==> design.v <==
module spi_master
(
	input                       sys_clk,
	input                       rst,
	output                      nCS,        
	output                      DCLK,       
	output                      MOSI,       
	input                       MISO,       
	input                       CPOL,
	input                       CPHA,
	input                       nCS_ctrl,
	input[15:0]                 clk_div,
	input                       wr_req,
	output                      wr_ack,
	input[7:0]                  data_in,
	output[7:0]                 data_out
);
localparam                   IDLE            = 0;
localparam                   DCLK_EDGE       = 1;
localparam                   DCLK_IDLE       = 2;
localparam                   ACK             = 3;
localparam                   LAST_HALF_CYCLE = 4;
localparam                   ACK_WAIT        = 5;
reg                          DCLK_reg;
reg[7:0]                     MOSI_shift;
reg[7:0]                     MISO_shift;
reg[2:0]                     state;
reg[2:0]                     next_state;
reg [15:0]                   clk_cnt;
reg[4:0]                     clk_edge_cnt;
assign MOSI = MOSI_shift[7];
assign DCLK = DCLK_reg;
assign data_out = MISO_shift;
assign wr_ack = (state == ACK);
assign nCS = nCS_ctrl;
always@(posedge sys_clk or posedge rst)
begin
	if(rst)
		state <= IDLE;
	else
		state <= next_state;
end
always@(*)
begin
	case(state)
		IDLE:
			if(wr_req == 1'b1)
				next_state <= DCLK_IDLE;
			else
				next_state <= IDLE;
		DCLK_IDLE:
			if(clk_cnt == clk_div)
				next_state <= DCLK_EDGE;
			else
				next_state <= DCLK_IDLE;
		DCLK_EDGE:
			if(clk_edge_cnt == 5'd15)
				next_state <= LAST_HALF_CYCLE;
			else
				next_state <= DCLK_IDLE;
		LAST_HALF_CYCLE:
			if(clk_cnt == clk_div)
				next_state <= ACK;
			else
				next_state <= LAST_HALF_CYCLE;
		ACK:
			next_state <= ACK_WAIT;
		ACK_WAIT:
			next_state <= IDLE;
		default:
			next_state <= IDLE;
	endcase
end
always@(posedge sys_clk or posedge rst)
begin
	if(rst)
		DCLK_reg <= 1'b0;
	else if(state == IDLE)
		DCLK_reg <= CPOL;
	else if(state == DCLK_EDGE)
		DCLK_reg <= ~DCLK_reg; 
end
always@(posedge sys_clk or posedge rst)
begin
	if(rst)
		clk_cnt <= 16'd0;
	else if(state == DCLK_IDLE || state == LAST_HALF_CYCLE)
		clk_cnt <= clk_cnt + 16'd1;
	else
		clk_cnt <= 16'd0;
end
always@(posedge sys_clk or posedge rst)
begin
	if(rst)
		clk_edge_cnt <= 5'd0;
	else if(state == DCLK_EDGE)
		clk_edge_cnt <= clk_edge_cnt + 5'd1;
	else if(state == IDLE)
		clk_edge_cnt <= 5'd0;
end
always@(posedge sys_clk or posedge rst)
begin
	if(rst)
		MOSI_shift <= 8'd0;
	else if(state == IDLE && wr_req)
		MOSI_shift <= data_in;
	else if(state == DCLK_EDGE)
		if(CPHA == 1'b0 && clk_edge_cnt[0] == 1'b1)
			MOSI_shift <= {MOSI_shift[6:0],MOSI_shift[7]};
		else if(CPHA == 1'b1 && (clk_edge_cnt != 5'd0 && clk_edge_cnt[0] == 1'b0))
			MOSI_shift <= {MOSI_shift[6:0],MOSI_shift[7]};
end
always@(posedge sys_clk or posedge rst)
begin
	if(rst)
		MISO_shift <= 8'd0;
	else if(state == IDLE && wr_req)
		MISO_shift <= 8'h00;
	else if(state == DCLK_EDGE)
		if(CPHA == 1'b0 && clk_edge_cnt[0] == 1'b0)
			MISO_shift <= {MISO_shift[6:0],MISO};
		else if(CPHA == 1'b1 && (clk_edge_cnt[0] == 1'b1))
			MISO_shift <= {MISO_shift[6:0],MISO};
end
endmodule
module sd_card_cmd(
	input                       sys_clk,
	input                       rst,
	input[15:0]                 spi_clk_div,                   
	input                       cmd_req,                       
	output                      cmd_req_ack,                   
	output reg                  cmd_req_error,                 
	input[47:0]                 cmd,                           
	input[7:0]                  cmd_r1,                        
	input[15:0]                 cmd_data_len,                  
	input                       block_read_req,                
	output reg                  block_read_valid,              
	output reg[7:0]             block_read_data,               
	output                      block_read_req_ack,            
	input                       block_write_req,               
	input[7:0]                  block_write_data,              
	output                      block_write_data_rd,           
	output                      block_write_req_ack,           
	output                      nCS_ctrl,                      
	output reg[15:0]            clk_div,
	output reg                  spi_wr_req,                    
	input                       spi_wr_ack,                    
	output[7:0]                 spi_data_in,                   
	input[7:0]                  spi_data_out                   
);
parameter S_IDLE         = 0;
parameter S_WAIT         = 1;
parameter S_INIT         = 2;
parameter S_CMD_PRE      = 3;
parameter S_CMD          = 4;
parameter S_CMD_DATA     = 5;
parameter S_READ_WAIT    = 6;
parameter S_READ         = 7;
parameter S_READ_ACK     = 8;
parameter S_WRITE_TOKEN  = 9;
parameter S_WRITE_DATA_0 = 10;
parameter S_WRITE_DATA_1 = 11;
parameter S_WRITE_CRC    = 12;
parameter S_WRITE_SUC    = 13;
parameter S_WRITE_BUSY   = 14;
parameter S_WRITE_ACK    = 15;
parameter S_ERR          = 16;
parameter S_END          = 17;
reg[4:0]                      state;
reg                           CS_reg;
reg[15:0]                     byte_cnt;
reg[7:0]                      send_data;
wire[7:0]                     data_recv;
reg[9:0]                      wr_data_cnt;
assign cmd_req_ack = (state == S_END);
assign block_read_req_ack = (state == S_READ_ACK);
assign block_write_req_ack= (state == S_WRITE_ACK);
assign block_write_data_rd = (state == S_WRITE_DATA_0);
assign spi_data_in = send_data;
assign data_recv = spi_data_out;
assign nCS_ctrl = CS_reg;
always@(posedge sys_clk or posedge rst)
begin
	if(rst == 1'b1)
	begin
		CS_reg <= 1'b1;
		spi_wr_req <= 1'b0;
		byte_cnt <= 16'd0;
		clk_div <= 16'd0;
		send_data <= 8'hff;
		state <= S_IDLE;
		cmd_req_error <= 1'b0;
		wr_data_cnt <= 10'd0;
	end
	else
		case(state)
			S_IDLE:
			begin
				state <= S_INIT;
				clk_div <= spi_clk_div;
				CS_reg <= 1'b1;
			end
			S_INIT:
			begin
				if(spi_wr_ack == 1'b1)
				begin
					if(byte_cnt >= 16'd10)
					begin
						byte_cnt <= 16'd0;
						spi_wr_req <= 1'b0;
						state <= S_WAIT;
					end
					begin
						byte_cnt <= byte_cnt + 16'd1;
					end
				end
				else
				begin
					spi_wr_req <= 1'b1;
					send_data <= 8'hff;
				end
			end
			S_WAIT:
			begin
				cmd_req_error <= 1'b0;
				wr_data_cnt <= 10'd0;
				if(cmd_req == 1'b1)
					state <= S_CMD_PRE;
				else if(block_read_req == 1'b1)
					state <= S_READ_WAIT;
				else if(block_write_req == 1'b1)
					state <= S_WRITE_TOKEN;
				clk_div <= spi_clk_div;
			end
			S_CMD_PRE:
			begin
				if(spi_wr_ack == 1'b1)
				begin
					state <= S_CMD;
					spi_wr_req <= 1'b0;
					byte_cnt <= 16'd0;
				end
				else
				begin
					spi_wr_req <= 1'b1;
					CS_reg <= 1'b1;
					send_data <= 8'hff;
				end
			end
			S_CMD:
			begin
				if(spi_wr_ack == 1'b1)
				begin
					if((byte_cnt == 16'hffff) || (data_recv != cmd_r1 && data_recv[7] == 1'b0))
					begin
						state <= S_ERR;
						spi_wr_req <= 1'b0;
						byte_cnt <= 16'd0;
					end
					else if(data_recv == cmd_r1)
					begin
						spi_wr_req <= 1'b0;
						if(cmd_data_len != 16'd0)
						begin
							state <= S_CMD_DATA;
							byte_cnt <= 16'd0;
						end
						else
						begin
							state <= S_END;
							byte_cnt <= 16'd0;
						end
					end
					else
						byte_cnt <=  byte_cnt + 16'd1;
				end
				else
				begin
					spi_wr_req <= 1'b1;
					CS_reg <= 1'b0;
					if(byte_cnt == 16'd0)
						send_data <= (cmd[47:40] | 8'h40);
					else if(byte_cnt == 16'd1)
						send_data <= cmd[39:32];
					else if(byte_cnt == 16'd2)
						send_data <= cmd[31:24];
					else if(byte_cnt == 16'd3)
						send_data <= cmd[23:16];
					else if(byte_cnt == 16'd4)
						send_data <= cmd[15:8];
					else if(byte_cnt == 16'd5)
						send_data <= cmd[7:0];
					else
						send_data <= 8'hff;
				end
			end
			S_CMD_DATA:
			begin
				if(spi_wr_ack == 1'b1)
				begin
					if(byte_cnt == cmd_data_len - 16'd1)
					begin
						state <= S_END;
						spi_wr_req <= 1'b0;
						byte_cnt <= 16'd0;
					end
					else
					begin
						byte_cnt <= byte_cnt + 16'd1;
					end
				end
				else
				begin
					spi_wr_req <= 1'b1;
					send_data <= 8'hff;
				end
			end
			S_READ_WAIT:
			begin
				if(spi_wr_ack == 1'b1 && data_recv == 8'hfe)
				begin
					spi_wr_req <= 1'b0;
					state <= S_READ;
					byte_cnt <= 16'd0;
				end
				else
				begin
					spi_wr_req <= 1'b1;
					send_data <= 8'hff;
				end
			end
			S_READ:
			begin
				if(spi_wr_ack == 1'b1)
				begin
					if(byte_cnt == 16'd513)
					begin
						state <= S_READ_ACK;
						spi_wr_req <= 1'b0;
						byte_cnt <= 16'd0;
					end
					else
					begin
						byte_cnt <= byte_cnt + 16'd1;
					end
				end
				else
				begin
					spi_wr_req <= 1'b1;
					send_data <= 8'hff;
				end
			end
			S_WRITE_TOKEN:
				if(spi_wr_ack == 1'b1)
				begin
					state <= S_WRITE_DATA_0;
					spi_wr_req <= 1'b0;
					byte_cnt <= 16'd0;  
				end
				else
				begin
					spi_wr_req <= 1'b1;
					send_data <= 8'hfe;
				end
			S_WRITE_DATA_0:
			begin
				state <= S_WRITE_DATA_1;
				wr_data_cnt <= wr_data_cnt + 10'd1;
			end
			S_WRITE_DATA_1:
			begin
				if(spi_wr_ack == 1'b1 && wr_data_cnt == 10'd512)
				begin
					state <= S_WRITE_CRC;
					spi_wr_req <= 1'b0;
				end
				else if(spi_wr_ack == 1'b1)
				begin
					state <= S_WRITE_DATA_0;
					spi_wr_req <= 1'b0;
				end
				else
				begin
					spi_wr_req <= 1'b1;
					send_data <= block_write_data;
				end
			end
			S_WRITE_CRC:
			begin
				if(spi_wr_ack == 1'b1)
				begin
					if(byte_cnt == 16'd1)
					begin
						state <= S_WRITE_SUC;
						spi_wr_req <= 1'b0;
						byte_cnt <= 16'd0;
					end
					else
					begin
						byte_cnt <= byte_cnt + 16'd1;
					end
				end
				else
				begin
					spi_wr_req <= 1'b1;
					send_data <= 8'hff;
				end
			end
			S_WRITE_SUC :
			begin
				if(spi_wr_ack == 1'b1)
				begin
					if(data_recv[4:0] == 5'b00101)
					begin
						state <= S_WRITE_BUSY;
						spi_wr_req <= 1'b0;
					end
				end
				else
				begin
					spi_wr_req <= 1'b1;
					send_data <= 8'hff;
				end
			end
			S_WRITE_BUSY :
			begin
				if(spi_wr_ack == 1'b1)
				begin
					if(data_recv == 8'hff)
					begin
						state <= S_WRITE_ACK;
						spi_wr_req <= 1'b0;
					end
				end
				else
				begin
					spi_wr_req <= 1'b1;
					send_data <= 8'hff;
				end
			end
			S_ERR:
			begin
				state <= S_END;
				cmd_req_error <= 1'b1;
			end
			S_READ_ACK,S_WRITE_ACK,S_END:
			begin
				state <= S_WAIT;
			end
			default:
				state <= S_IDLE;
		endcase
end
always@(posedge sys_clk or posedge rst)
begin
	if(rst == 1'b1)
		block_read_valid <= 1'b0;
	else if(state == S_READ && byte_cnt < 16'd512)
		block_read_valid <= spi_wr_ack;
	else
		block_read_valid <= 1'b0;
end
always@(posedge sys_clk or posedge rst)
begin
	if(rst == 1'b1)
		block_read_data <= 8'd0;
	else if(state == S_READ && spi_wr_ack == 1'b1)
		block_read_data <= data_recv;
end
endmodule
module sd_card_sec_read_write
#(
	parameter  SPI_LOW_SPEED_DIV = 248,          
	parameter  SPI_HIGH_SPEED_DIV = 0            
)
(
	input            clk,
	input            rst,
	output reg       sd_init_done,
	input            sd_sec_read,
	input[31:0]      sd_sec_read_addr,
	output[7:0]      sd_sec_read_data,
	output           sd_sec_read_data_valid,
	output           sd_sec_read_end,
	input            sd_sec_write,
	input[31:0]      sd_sec_write_addr,
	input[7:0]       sd_sec_write_data,
	output           sd_sec_write_data_req,
	output           sd_sec_write_end,
	output reg[15:0] spi_clk_div,
	output reg       cmd_req,
	input            cmd_req_ack,
	input            cmd_req_error,
	output reg[47:0] cmd,
	output reg[7:0]  cmd_r1,
	output reg[15:0] cmd_data_len,
	output reg       block_read_req,
	input            block_read_valid,
	input[7:0]       block_read_data,
	input            block_read_req_ack,
	output reg       block_write_req,
	output[7:0]      block_write_data,
	input            block_write_data_rd,
	input            block_write_req_ack
);
reg[7:0] read_data;
reg[31:0] timer;
localparam S_IDLE               = 0;
localparam S_CMD0               = 1;
localparam S_CMD8               = 2;
localparam S_CMD55              = 3;
localparam S_CMD41              = 4;
localparam S_CMD17              = 5;
localparam S_READ               = 6;
localparam S_CMD24              = 7;
localparam S_WRITE              = 8;
localparam S_ERR                = 14;
localparam S_WRITE_END          = 15;
localparam S_READ_END           = 16;
localparam S_WAIT_READ_WRITE    = 17;
localparam S_CMD16              = 18;
reg[4:0]                       state;
reg[31:0]                      sec_addr;
assign sd_sec_read_data_valid = (state == S_READ) && block_read_valid;
assign sd_sec_read_data = block_read_data;
assign sd_sec_read_end = (state == S_READ_END);
assign sd_sec_write_data_req = (state == S_WRITE) && block_write_data_rd;
assign block_write_data = sd_sec_write_data;
assign sd_sec_write_end = (state == S_WRITE_END);
always@(posedge clk or posedge rst)
begin
	if(rst == 1'b1)
	begin
		state <= S_IDLE;
		cmd_req <= 1'b0;
		cmd_data_len <= 16'd0;
		cmd_r1 <= 8'd0;
		cmd <= 48'd0;
		spi_clk_div <= SPI_LOW_SPEED_DIV[15:0];
		block_write_req <= 1'b0;
		block_read_req <= 1'b0;
		sec_addr <= 32'd0;
		sd_init_done <= 1'b0;
	end
	else
		case(state)
			S_IDLE:
			begin
				state <= S_CMD0;
				sd_init_done <= 1'b0;
				spi_clk_div <= SPI_LOW_SPEED_DIV[15:0];
			end
			S_CMD0:
			begin
				if(cmd_req_ack & ~cmd_req_error)
				begin
					state <= S_CMD8;
					cmd_req <= 1'b0;
				end
				else
				begin
					cmd_req <= 1'b1;
					cmd_data_len <= 16'd0;
					cmd_r1 <= 8'h01;
					cmd <= {8'd0,8'h00,8'h00,8'h00,8'h00,8'h95};
				end
			end
			S_CMD8:
			begin
				if(cmd_req_ack & ~cmd_req_error)
				begin
					state <= S_CMD55;
					cmd_req <= 1'b0;
				end
				else
				begin
					cmd_req <= 1'b1;
					cmd_data_len <= 16'd4;
					cmd_r1 <= 8'h01;
					cmd <= {8'd8,8'h00,8'h00,8'h01,8'haa,8'h87};
				end
			end
			S_CMD55:
			begin
				if(cmd_req_ack & ~cmd_req_error)
				begin
					state <= S_CMD41;
					cmd_req <= 1'b0;
				end
				else
				begin
					cmd_req <= 1'b1;
					cmd_data_len <= 16'd0;
					cmd_r1 <= 8'h01;
					cmd <= {8'd55,8'h00,8'h00,8'h00,8'h00,8'hff};
				end
			end
			S_CMD41:
			begin
				if(cmd_req_ack & ~cmd_req_error)
				begin
					state <= S_CMD16;
					cmd_req <= 1'b0;
					sd_init_done <= 1'b1;
					spi_clk_div <= SPI_HIGH_SPEED_DIV[15:0];
				end
				else if(cmd_req_ack)
				begin
					state <= S_CMD55;
				end
				else
				begin
					cmd_req <= 1'b1;
					cmd_data_len <= 16'd0;
					cmd_r1 <= 8'h00;
					cmd <= {8'd41,8'h40,8'h00,8'h00,8'h00,8'hff};
				end
			end
			S_CMD16:
			begin
				if(cmd_req_ack & ~cmd_req_error)
				begin
					state <= S_WAIT_READ_WRITE;
					cmd_req <= 1'b0;
					sd_init_done <= 1'b1;
					spi_clk_div <= SPI_HIGH_SPEED_DIV[15:0];
				end
				else if(cmd_req_ack)
				begin
					state <= S_CMD55;
				end
				else
				begin
					cmd_req <= 1'b1;
					cmd_data_len <= 16'd0;
					cmd_r1 <= 8'h00;
					cmd <= {8'd16,32'd512,8'hff};
				end
			end			
			S_WAIT_READ_WRITE:
			begin
				if(sd_sec_write ==  1'b1)
				begin
					state <= S_CMD24;
					sec_addr <= sd_sec_write_addr;
				end
				else if(sd_sec_read == 1'b1)
				begin
					state <= S_CMD17;
					sec_addr <= sd_sec_read_addr;
				end
				spi_clk_div <= 16'd0;
			end
			S_CMD24:
			begin
				if(cmd_req_ack & ~cmd_req_error)
				begin
					state <= S_WRITE;
					cmd_req <= 1'b0;
				end
				else
				begin
					cmd_req <= 1'b1;
					cmd_data_len <= 16'd0;
					cmd_r1 <= 8'h00;
					cmd <= {8'd24,sec_addr,8'hff};
				end
			end
			S_WRITE:
			begin
				if(block_write_req_ack == 1'b1)
				begin
					block_write_req <= 1'b0;
					state <= S_WRITE_END;
				end
				else
					block_write_req <= 1'b1;
			end
			S_CMD17:
			begin
				if(cmd_req_ack & ~cmd_req_error)
				begin
					state <= S_READ;
					cmd_req <= 1'b0;
				end
				else
				begin
					cmd_req <= 1'b1;
					cmd_data_len <= 16'd0;
					cmd_r1 <= 8'h00;
					cmd <= {8'd17,sec_addr,8'hff};
				end
			end
			S_READ:
			begin
				if(block_read_req_ack)
				begin
					state <= S_READ_END;
					block_read_req <= 1'b0;
				end
				else
				begin
					block_read_req <= 1'b1;
				end
			end
			S_WRITE_END:
			begin
				state <= S_WAIT_READ_WRITE;
			end
			S_READ_END:
			begin
				state <= S_WAIT_READ_WRITE;
			end
			default:
				state <= S_IDLE;
		endcase
end
endmodule
module sd_card_top
#(
	parameter  SPI_LOW_SPEED_DIV = 248,          
	parameter  SPI_HIGH_SPEED_DIV = 0            
)
(
	input            clk,
	input            rst,
	output           SD_nCS,                     
	output           SD_DCLK,                    
	output           SD_MOSI,                    
	input            SD_MISO,                    
	output           sd_init_done,               
	input            sd_sec_read,                
	input[31:0]      sd_sec_read_addr,           
	output[7:0]      sd_sec_read_data,           
	output           sd_sec_read_data_valid,     
	output           sd_sec_read_end,            
	input            sd_sec_write,               
	input[31:0]      sd_sec_write_addr,          
	input[7:0]       sd_sec_write_data,          
	output           sd_sec_write_data_req,      
	output           sd_sec_write_end            
);
wire[15:0]           spi_clk_div;                
wire                 cmd_req;                    
wire                 cmd_req_ack;                
wire                 cmd_req_error;              
wire[47:0]           cmd;                        
wire[7:0]            cmd_r1;                     
wire[15:0]           cmd_data_len;               
wire                 block_read_req;             
wire                 block_read_valid;           
wire[7:0]            block_read_data;            
wire                 block_read_req_ack;         
wire                 block_write_req;            
wire[7:0]            block_write_data;           
wire                 block_write_data_rd;        
wire                 block_write_req_ack;        
wire                 nCS_ctrl;                   
wire                 spi_wr_req;                 
wire                 spi_wr_ack;                 
wire[7:0]            spi_data_in;                
wire[7:0]            spi_data_out;               
wire[15:0]           clk_div;
sd_card_sec_read_write
#(
	.SPI_LOW_SPEED_DIV(SPI_LOW_SPEED_DIV),
	.SPI_HIGH_SPEED_DIV(SPI_HIGH_SPEED_DIV)
)
sd_card_sec_read_write_m0(
	.clk                            (clk                    ),
	.rst                            (rst                    ),
	.sd_init_done                   (sd_init_done           ),
	.sd_sec_read                    (sd_sec_read            ),
	.sd_sec_read_addr               (sd_sec_read_addr       ),
	.sd_sec_read_data               (sd_sec_read_data       ),
	.sd_sec_read_data_valid         (sd_sec_read_data_valid ),
	.sd_sec_read_end                (sd_sec_read_end        ),
	.sd_sec_write                   (sd_sec_write           ),
	.sd_sec_write_addr              (sd_sec_write_addr      ),
	.sd_sec_write_data              (sd_sec_write_data      ),
	.sd_sec_write_data_req          (sd_sec_write_data_req  ),
	.sd_sec_write_end               (sd_sec_write_end       ),
	.spi_clk_div                    (spi_clk_div            ),
	.cmd_req                        (cmd_req                ),
	.cmd_req_ack                    (cmd_req_ack            ),
	.cmd_req_error                  (cmd_req_error          ),
	.cmd                            (cmd                    ),
	.cmd_r1                         (cmd_r1                 ),
	.cmd_data_len                   (cmd_data_len           ),
	.block_read_req                 (block_read_req         ),
	.block_read_valid               (block_read_valid       ),
	.block_read_data                (block_read_data        ),
	.block_read_req_ack             (block_read_req_ack     ),
	.block_write_req                (block_write_req        ),
	.block_write_data               (block_write_data       ),
	.block_write_data_rd            (block_write_data_rd    ),
	.block_write_req_ack            (block_write_req_ack    )
);
sd_card_cmd sd_card_cmd_m0(
	.sys_clk                        (clk                    ),
	.rst                            (rst                    ),
	.spi_clk_div                    (spi_clk_div            ),
	.cmd_req                        (cmd_req                ),
	.cmd_req_ack                    (cmd_req_ack            ),
	.cmd_req_error                  (cmd_req_error          ),
	.cmd                            (cmd                    ),
	.cmd_r1                         (cmd_r1                 ),
	.cmd_data_len                   (cmd_data_len           ),
	.block_read_req                 (block_read_req         ),
	.block_read_req_ack             (block_read_req_ack     ),
	.block_read_data                (block_read_data        ),
	.block_read_valid               (block_read_valid       ),
	.block_write_req                (block_write_req        ),
	.block_write_data               (block_write_data       ),
	.block_write_data_rd            (block_write_data_rd    ),
	.block_write_req_ack            (block_write_req_ack    ),
	.nCS_ctrl                       (nCS_ctrl               ),
	.clk_div                        (clk_div                ),
	.spi_wr_req                     (spi_wr_req             ),
	.spi_wr_ack                     (spi_wr_ack             ),
	.spi_data_in                    (spi_data_in            ),
	.spi_data_out                   (spi_data_out           )
);
spi_master spi_master_m0(
	.sys_clk                        (clk                    ),
	.rst                            (rst                    ),
	.nCS                            (SD_nCS                 ),
	.DCLK                           (SD_DCLK                ),
	.MOSI                           (SD_MOSI                ),
	.MISO                           (SD_MISO                ),
	.clk_div                        (clk_div                ),
	.CPOL                           (1'b1                   ),
	.CPHA                           (1'b1                   ),
	.nCS_ctrl                       (nCS_ctrl               ),
	.wr_req                         (spi_wr_req             ),
	.wr_ack                         (spi_wr_ack             ),
	.data_in                        (spi_data_in            ),
	.data_out                       (spi_data_out           )
);
endmodule
==> run.sh <==
#!/bin/bash
# the make line also repeats each setting of config.mk as NAME=value (left out here)
make -C /OpenROAD-flow-scripts/flow DESIGN_CONFIG=/design/flow/config.mk WORK_HOME=/design/flow/orfs CLKGATE_MAP_FILE= finish
==> config.mk <==
export PLATFORM = sky130hd
export DESIGN_NAME = sd_card_top
export DESIGN_NICKNAME = sd_card_top
export VERILOG_FILES = /design/flow/design.v
export SDC_FILE = /design/flow/constraint.sdc
export NUM_CORES = 4
export LEC_CHECK = 0
export ABC_AREA = 0
export CAP_MARGIN = 20
export CELL_PAD_IN_SITES_GLOBAL_PLACEMENT = 0
export CORE_ASPECT_RATIO = 0.91
export CORE_MARGIN = 2
export CORE_UTILIZATION = 72
export CTS_CLUSTER_DIAMETER = 25
export CTS_CLUSTER_SIZE = 14
export PLACE_DENSITY = 0.35
export SETUP_SLACK_MARGIN = -0.19
export SLEW_MARGIN = 30
export TNS_END_PERCENT = 95
==> constraint.sdc <==
create_clock -name core_clock -period 2.21 [get_ports {clk}]
set_input_delay 0.4420 -clock core_clock [delete_from_list [all_inputs] [get_ports {clk}]]
set_output_delay 0.4420 -clock core_clock [all_outputs]
set_load 0.01 [all_outputs]
==> insert_results.sql, run 1 <==
-- physical implementation figures
INSERT INTO impl_metrics (metric_group, metric, value, unit) VALUES
('run_status', 'run_status', 'stopped before the end', ''),
('run_status', 'stop_stage', '5_1_grt', ''),
('run_status', 'firstError', '[ERROR GRT-0116] Global routing finished with congestion. Check the congestion regions in the DRC Viewer.', ''),
('logic_synthesis', 'async_reset_ff_share', '100', '%'),
('placed_design', 'dp.cells', '1327', ''),
('clock_network', 'cts_hold_buf', '0', ''),
('floorplan', 'die_w', '126', 'um'),
('logic_synthesis', 'post_synth_most_frequent_cells', 'sky130_fd_sc_hd__dfrtp_1, sky130_fd_sc_hd__nand2_1, sky130_fd_sc_hd__o21ai_0', ''),
('clock_network', 'ctsRootBufferMaster', 'sky130_fd_sc_hd__clkbuf_16', ''),
('logic_synthesis', 'syn_avg_cell_area', '9.48', 'um^2'),
('clock_network', 'tritoncts.num_buffers', '40', ''),
('logic_synthesis', 'synth_cells', '1021', ''),
('logic_synthesis', 'parity_gate_share_of_the_synthesized_area_counting_xor_and_xnor_cells', '1.54', '%'),
('global_route', 'gr-total-overflow', '30', ''),
('floorplan', 'io_pins', '93', ''),
('floorplan', 'floorplanUtilization', '73.5', '%'),
('placed_design', 'detailed_place.area', '0.0114', 'mm^2'),
('logic_synthesis', 'seq_cells_post_synth', '201', ''),
('logic_synthesis', 'synth-simple-area-share', '22.3', '%'),
('floorplan', 'die_height', '115', 'um'),
('logic_synthesis', 'enable_flop_cells', '0', ''),
('logic_synthesis', 'ys_warn_count', '3', ''),
('floorplan', 'dieArea', '0.0144', 'mm^2'),
('logic_synthesis', 'synth.most_common_cell', 'sky130_fd_sc_hd__dfrtp_1', ''),
('logic_synthesis', 'logic_family', 'simple AND/OR/NAND/NOR gates', ''),
('logic_synthesis', 'netlist_top_cells_area', 'sky130_fd_sc_hd__dfrtp_1, sky130_fd_sc_hd__nand2_1, sky130_fd_sc_hd__o21ai_0, sky130_fd_sc_hd__mux2i_1, sky130_fd_sc_hd__nand3_1', ''),
('floorplan', 'num_rows', '40', ''),
('placed_design', 'place.port_buffers', '92', ''),
('logic_synthesis', 'synth_area', '0.00968', 'mm^2'),
('global_route', 'grt_usage', '77.5', '%'),
('clock_network', 'clock_tree.buffer_depth', '3', ''),
('logic_synthesis', 'yosys_instances', '1021', ''),
('logic_synthesis', 'number_of_nets_produced_by_synthesis', '1109', ''),
('logic_synthesis', 'adder_area_share', '1.42', '%'),
('logic_synthesis', 'synth_compound_gate_area_share', '13.6', '%'),
('logic_synthesis', 'synthMuxAreaShare', '5.51', '%'),
('placed_design', 'place.gp.congestion', '1.02', ''),
('floorplan', 'coreArea', '0.0132', 'mm^2'),
('logic_synthesis', 'synth_chip_area', '0.00968', 'mm^2'),
('logic_synthesis', 'synth.largest_area_cell', 'sky130_fd_sc_hd__dfrtp_1', ''),
('logic_synthesis', 'unique_masters_post_synth', '68', ''),
('placed_design', 'post-dp-hpwl', '19400', 'um'),
('logic_synthesis', 'synth-main-ff-cell', 'sky130_fd_sc_hd__dfrtp_1', ''),
('logic_synthesis', 'yosysSeqAreaShare', '52.1', '%'),
('logic_synthesis', 'synth_top_area_share', '48.9', '%'),
('clock_network', 'cts_sinks', '201', ''),
('clock_network', 'clock_tree.htree_level_count', '2', '');
-- metrics by stage --
step,setup WS (ns),utilization (%)
floorplan,-0.825,-
CTS,-0.234,98.0
global placement,-0.0689,86.9
detailed placement,-0.152,87.0
-- repair_timing --
item / 4_1_cts
setup endpoints to repair: 14
gates resized: 3
pin swaps: 1
buffers inserted: 1
-- per-layer routing --
metal | GRT overflow | track usage [%]
met5 | 0 | 32.2
met4 | 14 | 78.1
met3 | 1 | 62.2
met2 | 14 | 94.9
met1 | 1 | 76.5
==> run 2: changes to the inputs <==
ABC_AREA = 1   (was 0)
CELL_PAD_IN_SITES_DETAIL_PLACEMENT = 2   (was default)
CELL_PAD_IN_SITES_GLOBAL_PLACEMENT = default   (was 0)
CORE_ASPECT_RATIO = 0.68   (was 0.91)
CORE_MARGIN = 6   (was 2)
CORE_UTILIZATION = 52   (was 72)
CTS_CLUSTER_DIAMETER = 153   (was 25)
CTS_CLUSTER_SIZE = default   (was 14)
GPL_ROUTABILITY_DRIVEN = 0   (was default)
GPL_TIMING_DRIVEN = 1   (was default)
MAX_ROUTING_LAYER = met5   (was default)
MIN_ROUTING_LAYER = met2   (was default)
PLACE_DENSITY = default   (was 0.35)
PLACE_DENSITY_LB_ADDON = 0.29   (was default)
SETUP_SLACK_MARGIN = 1.21   (was -0.19)
SLEW_MARGIN = 20   (was 30)
TNS_END_PERCENT = 30   (was 95)
clock period = 5.58 ns   (was 2.21 ns; I/O delays follow)
==> run 2 against run 1 <==
The run fails in 3_5_place_dp. Die area rose by 56%. Area after synthesis grew 1.9%. Synthesized cell count up 17%.
==> insert_results.sql, run 2 <==
-- physical implementation figures
INSERT INTO impl_metrics (metric_group, metric, value, unit) VALUES
('logic_synthesis', 'seq_cells_post_synth', '201', ''),
('floorplan', 'dieArea', '0.0225', 'mm^2'),
('logic_synthesis', 'synth-simple-area-share', '25.4', '%'),
('logic_synthesis', 'syn_avg_cell_area', '8.27', 'um^2'),
('logic_synthesis', 'synth_area', '0.00986', 'mm^2'),
('placed_design', 'place.port_buffers', '92', ''),
('logic_synthesis', 'number_of_nets_produced_by_synthesis', '1280', ''),
('logic_synthesis', 'ys_warn_count', '3', ''),
('logic_synthesis', 'synthMuxAreaShare', '0', '%'),
('logic_synthesis', 'synth-main-ff-cell', 'sky130_fd_sc_hd__dfrtp_1', ''),
('floorplan', 'floorplanUtilization', '54.4', '%'),
('logic_synthesis', 'parity_gate_share_of_the_synthesized_area_counting_xor_and_xnor_cells', '0.622', '%'),
('logic_synthesis', 'yosysSeqAreaShare', '51.1', '%'),
('logic_synthesis', 'yosys_instances', '1192', ''),
('logic_synthesis', 'enable_flop_cells', '0', ''),
('logic_synthesis', 'adder_area_share', '1.40', '%'),
('floorplan', 'coreArea', '0.0181', 'mm^2'),
('logic_synthesis', 'synth_chip_area', '0.00986', 'mm^2'),
('run_status', 'firstError', '[ERROR DPL-0033] detailed placement checks failed during check placement.', ''),
('logic_synthesis', 'synth_top_area_share', '48.0', '%'),
('run_status', 'run_status', 'stopped before the end', ''),
('floorplan', 'die_w', '179', 'um'),
('logic_synthesis', 'unique_masters_post_synth', '54', ''),
('logic_synthesis', 'post_synth_most_frequent_cells', 'sky130_fd_sc_hd__nand2_1, sky130_fd_sc_hd__dfrtp_1, sky130_fd_sc_hd__inv_1', ''),
('logic_synthesis', 'logic_family', 'simple AND/OR/NAND/NOR gates', ''),
('logic_synthesis', 'netlist_top_cells_area', 'sky130_fd_sc_hd__dfrtp_1, sky130_fd_sc_hd__nand2_1, sky130_fd_sc_hd__inv_1, sky130_fd_sc_hd__nor2_1, sky130_fd_sc_hd__o21ai_0', ''),
('logic_synthesis', 'async_reset_ff_share', '100', '%'),
('logic_synthesis', 'synth.most_common_cell', 'sky130_fd_sc_hd__nand2_1', ''),
('logic_synthesis', 'synth_compound_gate_area_share', '14.0', '%'),
('floorplan', 'io_pins', '93', ''),
('floorplan', 'num_rows', '40', ''),
('logic_synthesis', 'synth.largest_area_cell', 'sky130_fd_sc_hd__dfrtp_1', ''),
('run_status', 'stop_stage', '3_5_place_dp', ''),
('floorplan', 'die_height', '126', 'um'),
('logic_synthesis', 'synth_cells', '1192', '');
-- run 2: per-stage QoR --
stage / cell area [um^2] / power, mW / hold slack [ns] / setup slack [ns]
after floorplan: 9870 / 1.72 / 0.355 / 1.87
after global placement: 11000 / 1.82 / 0.422 / 2.37
==> run 3: changes to the inputs <==
CELL_PAD_IN_SITES_DETAIL_PLACEMENT = default   (was 2)
CORE_ASPECT_RATIO = default   (was 0.68)
CORE_MARGIN = 2   (was 6)
CORE_UTILIZATION = 72   (was 52)
CTS_CLUSTER_DIAMETER = 356   (was 153)
CTS_CLUSTER_SIZE = 32   (was default)
GPL_ROUTABILITY_DRIVEN = default   (was 0)
GPL_TIMING_DRIVEN = default   (was 1)
MAX_ROUTING_LAYER = default   (was met5)
MIN_ROUTING_LAYER = default   (was met2)
PLACE_DENSITY = 0.44   (was default)
PLACE_DENSITY_LB_ADDON = default   (was 0.29)
SETUP_SLACK_MARGIN = -0.21   (was 1.21)
TNS_END_PERCENT = default   (was 30)
clock period = 2.09 ns   (was 5.58 ns; I/O delays follow)
==> run 3 against run 2 <==
The layout now fails its checks (setup timing). Synthesized cell count stayed put. Die area is 35% lower. Area after synthesis stayed put.
==> insert_results.sql, run 3 <==
-- flow metrics import
INSERT INTO impl_metrics (metric_group, metric, value, unit) VALUES
('setup_path', 'reg2regPathDepth', '13', ''),
('logic_synthesis', 'synth-main-ff-cell', 'sky130_fd_sc_hd__dfrtp_1', ''),
('clock_network', 'clock_tree.buffer_depth', '3', ''),
('finish', 'multi_input_comb_area', '0.00409', 'mm^2'),
('power_and_ir_drop', 'p_switching', '1.72', 'mW'),
('power_and_ir_drop', 'p_int', '5.36', 'mW'),
('logic_synthesis', 'parity_gate_share_of_the_synthesized_area_counting_xor_and_xnor_cells', '0.622', '%'),
('logic_synthesis', 'syn_avg_cell_area', '8.27', 'um^2'),
('routing', 'detail_route.wirelength', '24400', 'um'),
('power_and_ir_drop', 'report.power.total', '7.09', 'mW'),
('finish', 'fillerInstances', '777', ''),
('global_route', 'antenna_found_initial', '0', ''),
('flow_run', 'warnings', '35', ''),
('placed_design', 'place.port_buffers', '92', ''),
('routing', 'vias', '8794', ''),
('power_and_ir_drop', 'largestPowerGroup', 'sequential cells', ''),
('final_timing', 'timing.fmax', '474', 'MHz'),
('clock_network', 'ctsRootBufferMaster', 'sky130_fd_sc_hd__clkbuf_16', ''),
('power_and_ir_drop', 'power.share.combinational', '9.7', '%'),
('logic_synthesis', 'number_of_nets_produced_by_synthesis', '1280', ''),
('routing', 'detail_route.drc_violations', '0', ''),
('finish', 'area_delta_synth_final', '16.2', '%'),
('power_and_ir_drop', 'power.sequential.total', '4.17', 'mW'),
('clock_network', 'cts_tree', 'yes', ''),
('setup_path', 'endpoint_kind', 'output port', ''),
('final_timing', 'layout_min_cycle_time', '2.11', 'ns'),
('logic_synthesis', 'post_synth_most_frequent_cells', 'sky130_fd_sc_hd__nand2_1, sky130_fd_sc_hd__dfrtp_1, sky130_fd_sc_hd__inv_1', ''),
('final_timing', 'relSlewSlack', '60.2', '%'),
('finish', 'sequential_cell_area', '0.00504', 'mm^2'),
('power_and_ir_drop', 'switching_share', '24.3', '%'),
('logic_synthesis', 'synth-simple-area-share', '25.4', '%'),
('setup_path', 'critPathLaunchType', 'register', ''),
('clock_network', 'cts_hold_buf', '0', ''),
('final_timing', 'layout_worst_path_cycle_share', '101', '%'),
('logic_synthesis', 'seq_cells_post_synth', '201', ''),
('clock_network', 'postCtsSetupBuffers', '0', ''),
('setup_path', 'timing.critical_path.required', '1.67', 'ns'),
('logic_synthesis', 'synth_area', '0.00986', 'mm^2'),
('global_route', 'grt_max_degree', '75', ''),
('clock_network', 'path_clk_slew', '0.12', 'ns'),
('setup_path', 'crit_fanout', '9', ''),
('floorplan', 'coreArea', '0.0133', 'mm^2'),
('setup_path', 'slowest_delay', '0.55', 'ns'),
('setup_path', 'startpoint_of_the_worst_register_to_register_path', 'sd_card_cmd_m0.byte_cnt[0]', ''),
('logic_synthesis', 'synthMuxAreaShare', '0', '%'),
('clock_network', 'cts_sinks', '201', ''),
('setup_path', 'setup.reg_to_reg.worst_slack', '0', 'ns'),
('floorplan', 'io_pins', '93', ''),
('final_timing', 'fin_setup_tns', '-0.0176', 'ns'),
('setup_path', 'criticalPathCategory', 'register to output port', ''),
('run_status', 'run_status', 'finished with violations', ''),
('global_route', 'grt_pass1_wl', '40000', 'um'),
('setup_path', 'critical_path_s_top_delay_family', 'buffers and inverters', ''),
('power_and_ir_drop', 'clock_network_fraction_of_design_power', '31.4', '%'),
('logic_synthesis', 'logic_family', 'simple AND/OR/NAND/NOR gates', ''),
('final_timing', 'hold_violations', '0', ''),
('setup_path', 'arrival', '1.69', 'ns'),
('placed_design', 'post-dp-hpwl', '17500', 'um'),
('power_and_ir_drop', 'power_in_the_clock_group', '2.23', 'mW'),
('logic_synthesis', 'yosysSeqAreaShare', '51.1', '%'),
('floorplan', 'die_w', '121', 'um'),
('final_timing', 'setup_viol_count_final', '1', ''),
('routing', 'wl_per_cell', '16.7', 'um'),
('final_timing', 'worst_clock_skew', '0.0276', 'ns'),
('global_route', 'gr-total-overflow', '0', ''),
('logic_synthesis', 'async_reset_ff_share', '100', '%'),
('logic_synthesis', 'yosys_instances', '1192', ''),
('clock_network', 'clock_insertion_delay_worst_skew', '0.47', 'ns'),
('global_route', 'vias_in_the_first_global_route', '8501', ''),
('routing', 'drtAntennaViolNets', '0', ''),
('placed_design', 'place.gp.congestion', '1.00', ''),
('finish', 'finish.net_count', '1373', ''),
('logic_synthesis', 'synth.largest_area_cell', 'sky130_fd_sc_hd__dfrtp_1', ''),
('setup_path', 'worst-path-stages', '3', ''),
('flow_run', 'max_cap_viol_count', '0', ''),
('routing', 'drt_pre_antenna_iters', '7', ''),
('run_status', 'so_faults', 'setup timing', ''),
('logic_synthesis', 'adder_area_share', '1.40', '%'),
('setup_path', 'crit_path_end', 'sd_sec_write_data_req', ''),
('logic_synthesis', 'synth_top_area_share', '48.0', '%'),
('floorplan', 'die_height', '121', 'um'),
('logic_synthesis', 'synth_compound_gate_area_share', '14.0', '%'),
('floorplan', 'num_rows', '42', ''),
('logic_synthesis', 'synth_cells', '1192', ''),
('logic_synthesis', 'enable_flop_cells', '0', ''),
('logic_synthesis', 'ys_warn_count', '3', ''),
('logic_synthesis', 'synth_chip_area', '0.00986', 'mm^2'),
('setup_path', 'rr_endpoint', 'sd_card_cmd_m0.send_data[6]', ''),
('global_route', 'grt_usage', '34.0', '%'),
('setup_path', 'crit_chain', 'nand2_1, inv_1, clkdlybuf4s50_1', ''),
('logic_synthesis', 'synth.most_common_cell', 'sky130_fd_sc_hd__nand2_1', ''),
('floorplan', 'dieArea', '0.0147', 'mm^2'),
('logic_synthesis', 'unique_masters_post_synth', '54', ''),
('power_and_ir_drop', 'p_seq_share', '58.9', '%'),
('power_and_ir_drop', 'max-vdd-ir-drop', '0.000615', 'V'),
('final_timing', 'report.final.slew_viol_count', '0', ''),
('floorplan', 'floorplanUtilization', '74.2', '%'),
('clock_network', 'tritoncts.num_buffers', '10', ''),
('clock_network', 'post_cts.resized_instances', '0', ''),
('routing', 'routed_via_density', '6.02', ''),
('power_and_ir_drop', 'pg_comb', '0.687', 'mW'),
('min_path', 'holdCritPathClass', 'input pin to async pin', ''),
('logic_synthesis', 'netlist_top_cells_area', 'sky130_fd_sc_hd__dfrtp_1, sky130_fd_sc_hd__nand2_1, sky130_fd_sc_hd__inv_1, sky130_fd_sc_hd__nor2_1, sky130_fd_sc_hd__o21ai_0', ''),
('setup_path', 'timing.critical_path.from', 'sd_card_cmd_m0.state[6]', ''),
('routing', 'num_antenna_cells', '0', ''),
('final_timing', 'tightest_slew', '0.596', 'ns'),
('power_and_ir_drop', 'powerDensity', '618', 'mW/mm^2'),
('final_timing', 'final_critical_path_setup_slack', '-0.0176', 'ns'),
('clock_network', 'clock_tree.htree_level_count', '1', ''),
('power_and_ir_drop', 'power.static_leakage', '5.21', 'nW'),
('setup_path', 'worst-path-buf-inv', '2', ''),
('routing', 'drt_iter0_drc', '1055', ''),
('setup_path', 'timing.critical_path.slowest_stage_cell', 'sky130_fd_sc_hd__dfrtp_1', '');
[run 3: through the flow]
step	cell area, um^2	hold slack [ns]	setup slack (ns)	cells	util, %
2_1_floorplan	9870	0.355	-0.921	1192	-
3_3_place_gp	11200	0.427	0.193	1449	83.9
3_5_place_dp	11200	0.427	0.0707	1449	83.9
4_1_cts	11500	0.357	-0.00584	1461	86.2
5_1_grt	11500	0.362	-0.164	1461	86.2
6_report	11500	0.347	-0.0176	1461	86.2
[run 3: cell type report]
cell class	count	share of cell area, %
clock buffer	11	2.40
clock inverter	1	0.262
inverter	145	4.83
multi-input combinational	804	35.7
sequential	201	44.0
tap	176	1.92
timing repair buffer	123	10.8
[run 3: metal layers]
layer,GRT usage (%),wire (um)
met2,58.6,12200
met1,45.0,9890
met4,11.0,699
met3,4.51,1650
met5,0,0
==> run 4: changes to the inputs <==
ABC_AREA = default   (was 1)
CTS_CLUSTER_DIAMETER = 25   (was 356)
CTS_CLUSTER_SIZE = 30   (was 32)
HOLD_SLACK_MARGIN = -0.06   (was default)
PLACE_DENSITY = default   (was 0.44)
SETUP_SLACK_MARGIN = 0.48   (was -0.21)
clock period = 4.77 ns   (was 2.09 ns; I/O delays follow)
==> run 4 against run 3 <==
Now clean on timing, DRC and antenna. Largest cell class unchanged. Via count grew 8.8%. Clock-buffer cell count is 59 higher. Power shrank 28%. Critical endpoint is now sd_card_cmd_m0.byte_cnt[3]. Synthesized cell count decreased by 14%. Sequential power shrank 59%. Sequential share of layout area is 3.1 points lower. Largest power group is now clock. Setup slack better by 1.3 ns. Critical path type is now register to register. Register-to-register slack gained 1.2 ns. Non-clock buffer count down 26.
==> insert_results.sql, run 4 <==
-- flow metrics import
INSERT INTO impl_metrics (metric_group, metric, value, unit) VALUES
('run_status', 'run_status', 'timing/DRC/antenna clean', ''),
('logic_synthesis', 'synth_top_area_share', '48.9', '%'),
('logic_synthesis', 'unique_masters_post_synth', '68', ''),
('setup_path', 'crit_chain', 'inv_1, ha_1, nor3b_1, nand4_1, a32o_1, nor3b_4, nor2_1, a22o_1', ''),
('clock_network', 'clock_insertion_delay_worst_skew', '0.54', 'ns'),
('power_and_ir_drop', 'largestPowerGroup', 'clock', ''),
('clock_network', 'post_cts.resized_instances', '0', ''),
('power_and_ir_drop', 'report.power.total', '5.08', 'mW'),
('clock_network', 'postCtsSetupBuffers', '0', ''),
('final_timing', 'worst_hold_margin', '0.451', 'ns'),
('logic_synthesis', 'async_reset_ff_share', '100', '%'),
('routing', 'detail_route.drc_violations', '0', ''),
('clock_network', 'tritoncts.num_buffers', '47', ''),
('logic_synthesis', 'yosysSeqAreaShare', '52.1', '%'),
('finish', 'post_layout_nonfiller_instances', '1329', ''),
('flow_run', 'warnings', '38', ''),
('power_and_ir_drop', 'p_int', '3.98', 'mW'),
('floorplan', 'floorplanUtilization', '73.4', '%'),
('setup_path', 'timing.critical_path.required', '5.17', 'ns'),
('logic_synthesis', 'synth_area', '0.00968', 'mm^2'),
('setup_path', 'slowest_delay', '0.61', 'ns'),
('setup_path', 'reg2regPathDepth', '8', ''),
('logic_synthesis', 'yosys_instances', '1021', ''),
('final_timing', 'worst_clock_skew', '0.0220', 'ns'),
('setup_path', 'arrival', '3.93', 'ns'),
('final_timing', 'final_critical_path_setup_slack', '1.25', 'ns'),
('routing', 'drt_iter0_drc', '1747', ''),
('placed_design', 'place.gp.congestion', '0.967', ''),
('setup_path', 'rr_endpoint', 'sd_card_cmd_m0.byte_cnt[3]', ''),
('logic_synthesis', 'synth.most_common_cell', 'sky130_fd_sc_hd__dfrtp_1', ''),
('power_and_ir_drop', 'power_in_the_clock_group', '3.23', 'mW'),
('setup_path', 'worst-path-stages', '8', ''),
('logic_synthesis', 'logic_family', 'simple AND/OR/NAND/NOR gates', ''),
('power_and_ir_drop', 'p_switching', '1.10', 'mW'),
('global_route', 'antenna_found_initial', '0', ''),
('global_route', 'gr-total-overflow', '0', ''),
('power_and_ir_drop', 'max-vdd-ir-drop', '0.000440', 'V'),
('final_timing', 'report.final.slew_viol_count', '0', ''),
('setup_path', 'crit_path_end', 'sd_card_cmd_m0.byte_cnt[3]', ''),
('floorplan', 'die_w', '120', 'um'),
('placed_design', 'detailed_place.area', '0.0107', 'mm^2'),
('clock_network', 'cts_tree', 'yes', ''),
('logic_synthesis', 'netlist_top_cells_area', 'sky130_fd_sc_hd__dfrtp_1, sky130_fd_sc_hd__nand2_1, sky130_fd_sc_hd__o21ai_0, sky130_fd_sc_hd__mux2i_1, sky130_fd_sc_hd__nand3_1', ''),
('clock_network', 'path_clk_slew', '0.05', 'ns'),
('logic_synthesis', 'synth_cells', '1021', ''),
('logic_synthesis', 'parity_gate_share_of_the_synthesized_area_counting_xor_and_xnor_cells', '1.54', '%'),
('power_and_ir_drop', 'switching_share', '21.6', '%'),
('setup_path', 'worst-path-buf-inv', '1', ''),
('placed_design', 'post-dp-hpwl', '16000', 'um'),
('final_timing', 'layout_min_cycle_time', '3.52', 'ns'),
('flow_run', 'max_cap_viol_count', '0', ''),
('power_and_ir_drop', 'p_seq_share', '33.7', '%'),
('logic_synthesis', 'adder_area_share', '1.42', '%'),
('power_and_ir_drop', 'powerDensity', '412', 'mW/mm^2'),
('logic_synthesis', 'synth.largest_area_cell', 'sky130_fd_sc_hd__dfrtp_1', ''),
('global_route', 'grt_max_degree', '202', ''),
('global_route', 'grt_usage', '45.9', '%'),
('power_and_ir_drop', 'power.sequential.total', '1.71', 'mW'),
('setup_path', 'criticalPathCategory', 'register to register', ''),
('final_timing', 'tightest_slew', '1.10', 'ns'),
('final_timing', 'timing.fmax', '284', 'MHz'),
('floorplan', 'dieArea', '0.0144', 'mm^2'),
('setup_path', 'critPathLaunchType', 'register', ''),
('setup_path', 'critical_path_s_top_delay_family', 'simple AND/OR/NAND/NOR gates', ''),
('placed_design', 'dp.cells', '1240', ''),
('routing', 'drtAntennaViolNets', '0', ''),
('power_and_ir_drop', 'pg_comb', '0.139', 'mW'),
('setup_path', 'timing.critical_path.slowest_stage_cell', 'sky130_fd_sc_hd__nor3b_4', ''),
('floorplan', 'io_pins', '93', ''),
('logic_synthesis', 'syn_avg_cell_area', '9.48', 'um^2'),
('clock_network', 'clock_tree.htree_level_count', '2', '');
run 4: final cells by class:
type / count / area [um^2]
Clock inverter: 17 / 184
Fill cell: 408 / 875
Sequential cell: 201 / 5040
Multi-Input combinational cell: 734 / 4320
Antenna cell: 1 / 2.50
Clock buffer: 70 / 1420
Inverter: 33 / 128
Tap cell: 176 / 220
Timing Repair Buffer: 97 / 1010
run 4: per-layer routing:
layer,vias to the layer above,global-route usage (%),part of all wire (%)
li1,3832,-,-
met4,0,22.3,7.4
met3,272,10.5,12
met2,945,74.1,47
met5,-,0,0
met1,4515,59.0,34
Power and IR drop assume default switching activity.
